## run A
// kmer_hash_top
module kmer_hash_top(
    input  logic        clk_out,
    input  logic        reset,         
    input  logic        in_valid,
    input  logic [7:0]  in_char,
    output logic        in_ready,
    output logic        out_valid,
    output logic [63:0] out_hash,
    output logic [5:0]  out_ldz,
    output logic [31:0] out_sum
);
    logic [247:0] data;
    logic [4:0]   count;
    logic         busy;
    logic         start;
    logic [61:0]  coded_kmer;  logic coded_ready;
    logic [61:0]  k_canon;     logic canon_ready;
    logic [63:0]  hash_result; logic hash_ready;
    logic [5:0]   ldz;         logic ldz_ready;
    logic [31:0]  sum_ldz;
    assign in_ready = ~busy;
    always_ff @(posedge clk_out) begin
        if(reset==0) begin
            data<=0;
            count<=0;
            busy<=0;
            start<=0;
        end
        else begin
            start<=0;
            if(in_valid && !busy) begin
                if(in_char==8'b0) begin
                    data<=0;
                    count<=0;
                end
                else begin
                    data[247:8]<=data[239:0];
                    data[7:0]<=in_char;
                    if(count>=30) begin
                        count<=31;
                        start<=1;
                        busy<=1;
                    end
                    else begin
                        count<=count+1;
                    end
                end
            end
            else if(hash_ready) begin
                busy<=0;
            end
        end
    end
    encode_fsm f1(.data(data), .clk_out(clk_out), .reset(reset), .start(start),
                  .coded_kmer(coded_kmer), .coded_ready(coded_ready));
    canonic_fsm f2(.clk_out(clk_out), .reset(reset), .coded_ready(coded_ready),
                   .coded_kmer(coded_kmer), .k_canon(k_canon), .canon_ready(canon_ready));
    k_canon_to_hash_result_velocidad_3pasos f3(.clk_out(clk_out), .reset(reset),
                   .canon_ready(canon_ready), .k_canon(k_canon),
                   .hash_result(hash_result), .hash_ready(hash_ready));
    ldz_position f4(.reset(reset), .clk_out(clk_out), .hash_ready(hash_ready),
  ...
For scale: ~120000 um^2 of cells after synthesis.
clock: 7.96 ns
lec_check: 0
cap_margin: 20
core_margin: 2
core_utilization: 72
cts_cluster_size: 25
gpl_timing_driven: 1
max_routing_layer: met5
place_density_lb_addon: 0.21
setup_slack_margin: 2.05
slew_margin: 20
tns_end_percent: 40
run.sh (not shown) runs the stock make flow with config.mk's settings and CLKGATE_MAP_FILE=.
What run B does differently from run A at the input level:
Settings: clearing GPL_TIMING_DRIVEN, which used to be 1; clearing PLACE_DENSITY_LB_ADDON, which used to be 0.21; clearing MAX_ROUTING_LAYER, which used to be met5; clearing SETUP_SLACK_MARGIN, which used to be 2.05; putting ABC_AREA at 1 where nothing was set; swapping 25 for 76 in CTS_CLUSTER_SIZE; clearing TNS_END_PERCENT, which used to be 40; putting PLACE_DENSITY at 0.35 where nothing was set; swapping 7.96 for 3.1 in the clock period (ns, I/O delays scaled along).
==> comparison <==
Run B did not finish; a tool error ended it in 5_1_grt. Synthesized chip area reported by yosys: run B vs run A down 1.1%. Delta (run B minus run A): post-DP HPWL climbed about 14%, setup slack after placement now sits lower. Higher number of library cell types mapped by synthesis among run B and run A: run A.
Setup changes, run B to run C
Settings: ABC_AREA removed (was 1); CORE_UTILIZATION changed from 72 to 40; PLACE_DENSITY removed (was 0.35); SETUP_SLACK_MARGIN newly set to 0.36; CTS_CLUSTER_SIZE removed (was 76); the clock period (ns, I/O delays scaled along) changed from 3.1 to 7.24.
==> comparison <==
- Run C: done, clean on timing, DRC and antenna
- Taking run B as the reference, in run C post-placement cell count now sits lower, arithmetic-cell share of the synthesized area counting full adders, half adders and majority gates now sits lower, average footprint of a synthesized cell now sits higher.
- Run B has a lower number of distinct library cells after synthesis than run C.
- Run C reports a higher site row count than run B does.
- Comparing the two runs side by side, run C comes out behind run B on die size.
Changes in run D relative to run C:
Settings: SETUP_SLACK_MARGIN: 0.36 -> unset; CORE_UTILIZATION: 40 -> 72; PLACE_DENSITY_LB_ADDON: unset -> 0.2; the clock period (ns, I/O delays scaled along): 7.24 -> 6.12.
==> results <==
- Maximum frequency for run D: 9.3 MHz up relative to run C
- To summarise run D: no stage aborted, but the layout did not pass its checks, failing on setup timing.
- Compared with run C, run D shows final critical-path setup slack lower by 0.73 ns.
- Run D vs run C: largest incremental delay on the critical path down
- Relative to run C, the total internal power of run D is higher by 0.0021 W.
## Diff of input files: run E against run D
Settings: an added CTS_CLUSTER_SIZE of 13; an added ABC_AREA of 1; a change of PLACE_DENSITY_LB_ADDON from 0.2 to 0.14; an added CTS_CLUSTER_DIAMETER of 399; a change of the clock period (ns, I/O delays scaled along) from 6.12 to 3.12.
## What came out
- None of the runs run D and run E ends with a clean layout.
- Status(run E) = ERROR, stage = 5_1_grt
- Sequential-to-total area share from yosys stat was higher in run E than in run D.
- Run D → run E: multiplexer share of the synthesized area now smaller, xor/xnor share of the synthesized area +0.42 points, die width decreased about 0.53%, post-synthesis share of cell area spent on full adders, half adders and majority gates up 0.46 points, number of clock sinks comparable.
- Number of library cell types mapped by synthesis (run E vs. run D) decreases by more than a quarter
- The number of buffers created by CTS in run E was lower than what run D gave.
- The netlist area before placement number comes out lower for run E vs run D.
- Die: run E smaller than run D
- Synthesis area per yosys shrinks slightly when moving from run D to run E.

* * *

Starting RTL as in the previous note.
Settings: LEC_CHECK=0, CAP_MARGIN=20, CELL_PAD_IN_SITES_DETAIL_PLACEMENT=0, CELL_PAD_IN_SITES_GLOBAL_PLACEMENT=2, CORE_MARGIN=4, CORE_UTILIZATION=71, GPL_ROUTABILITY_DRIVEN=1, MIN_ROUTING_LAYER=met2, SETUP_SLACK_MARGIN=0.17, SLEW_MARGIN=20, TNS_END_PERCENT=50; clock period 7.5 ns.
The first run failed in global placement without I/O (3_1_place_gp_skip_io).
Edit:
ABC_AREA = 1   (was unset)
CELL_PAD_IN_SITES_DETAIL_PLACEMENT = unset   (was 0)
CELL_PAD_IN_SITES_GLOBAL_PLACEMENT = unset   (was 2)
CORE_MARGIN = 2   (was 4)
CORE_UTILIZATION = 72   (was 71)
GPL_ROUTABILITY_DRIVEN = unset   (was 1)
MIN_ROUTING_LAYER = unset   (was met2)
PLACE_DENSITY = 0.35   (was unset)
SETUP_SLACK_MARGIN = unset   (was 0.17)
TNS_END_PERCENT = unset   (was 50)
clock period = 3.13 ns   (was 7.5 ns; I/O delays follow)
With this change the flow died in global routing (5_1_grt).
Synthesized cell count climbs by a few percent.
Synthesized area drops slightly.
Die size drops by a few percent.
Edit:
ABC_AREA = unset   (was 1)
CTS_CLUSTER_SIZE = 52   (was unset)
PLACE_DENSITY = 0.78   (was 0.35)
clock period = 6.12 ns   (was 3.13 ns; I/O delays follow)
The new run finished but fails on negative setup slack.
Synthesized area came out higher by 1.1%.
Die area went up by 1.1%.
Synthesized cell count fell by 2.5%.
Edit:
CAP_MARGIN = 15   (was 20)
CTS_CLUSTER_DIAMETER = 29   (was unset)
CTS_CLUSTER_SIZE = unset   (was 52)
PLACE_DENSITY = unset   (was 0.78)
SETUP_SLACK_MARGIN = 1.4   (was unset)
clock period = 6.23 ns   (was 6.12 ns; I/O delays follow)
The new run finished but failed the layout checks on negative setup slack.
Worst setup slack gets worse by 0.19 ns.
Clock power rises by 70%.
Synthesized area is unchanged.
Via count rises by 6.2%.
Total power rises by 34%.
Global-route usage rises by 3.3 points.
Routed wire length rises by 12%.
Cell area rises by 5.9%.
Sequential power falls by about 2%.
Clock-buffer cell count rises by 155.
Edit:
CAP_MARGIN = 40   (was 15)
MAX_ROUTING_LAYER = met4   (was unset)
PLACE_DENSITY_LB_ADDON = 0.22   (was unset)
SETUP_SLACK_MARGIN = 1.66   (was 1.4)
After rerunning: Now the flow finished with max-capacitance violations, max-slew violations, negative setup slack left; design area climbs by 0.93%; total power climbs by 1.2%; hold slack loses 0.0034 ns; die size does not change; clock-buffer cell count climbs by 4; setup slack loses 0.30 ns; cell count climbs by 0.87%; fmax drops by 4.4%; routed wire length climbs by 14%; synthesized cell count is unchanged.
Edit:
CAP_MARGIN = 15   (was 40)
HOLD_SLACK_MARGIN = -0.05   (was unset)
MAX_ROUTING_LAYER = unset   (was met4)
PLACE_DENSITY = 0.63   (was unset)
PLACE_DENSITY_LB_ADDON = unset   (was 0.22)
SETUP_SLACK_MARGIN = 1.4   (was 1.66)
Now the flow produced a layout that fails on negative setup slack. Power shrinks slightly. Routed wire length is lower by roughly a tenth. Utilization drops by 0.80 points. Fmax is higher by a few percent. Clock-buffer cell count fell by 4. Register-to-register slack gets better by 0.30 ns. Die size does not change. Setup slack gets better by 0.30 ns. Synthesized cell count stays the same. Design area fell slightly. Via count decreases by a few percent.
Power and IR drop assume default switching activity.
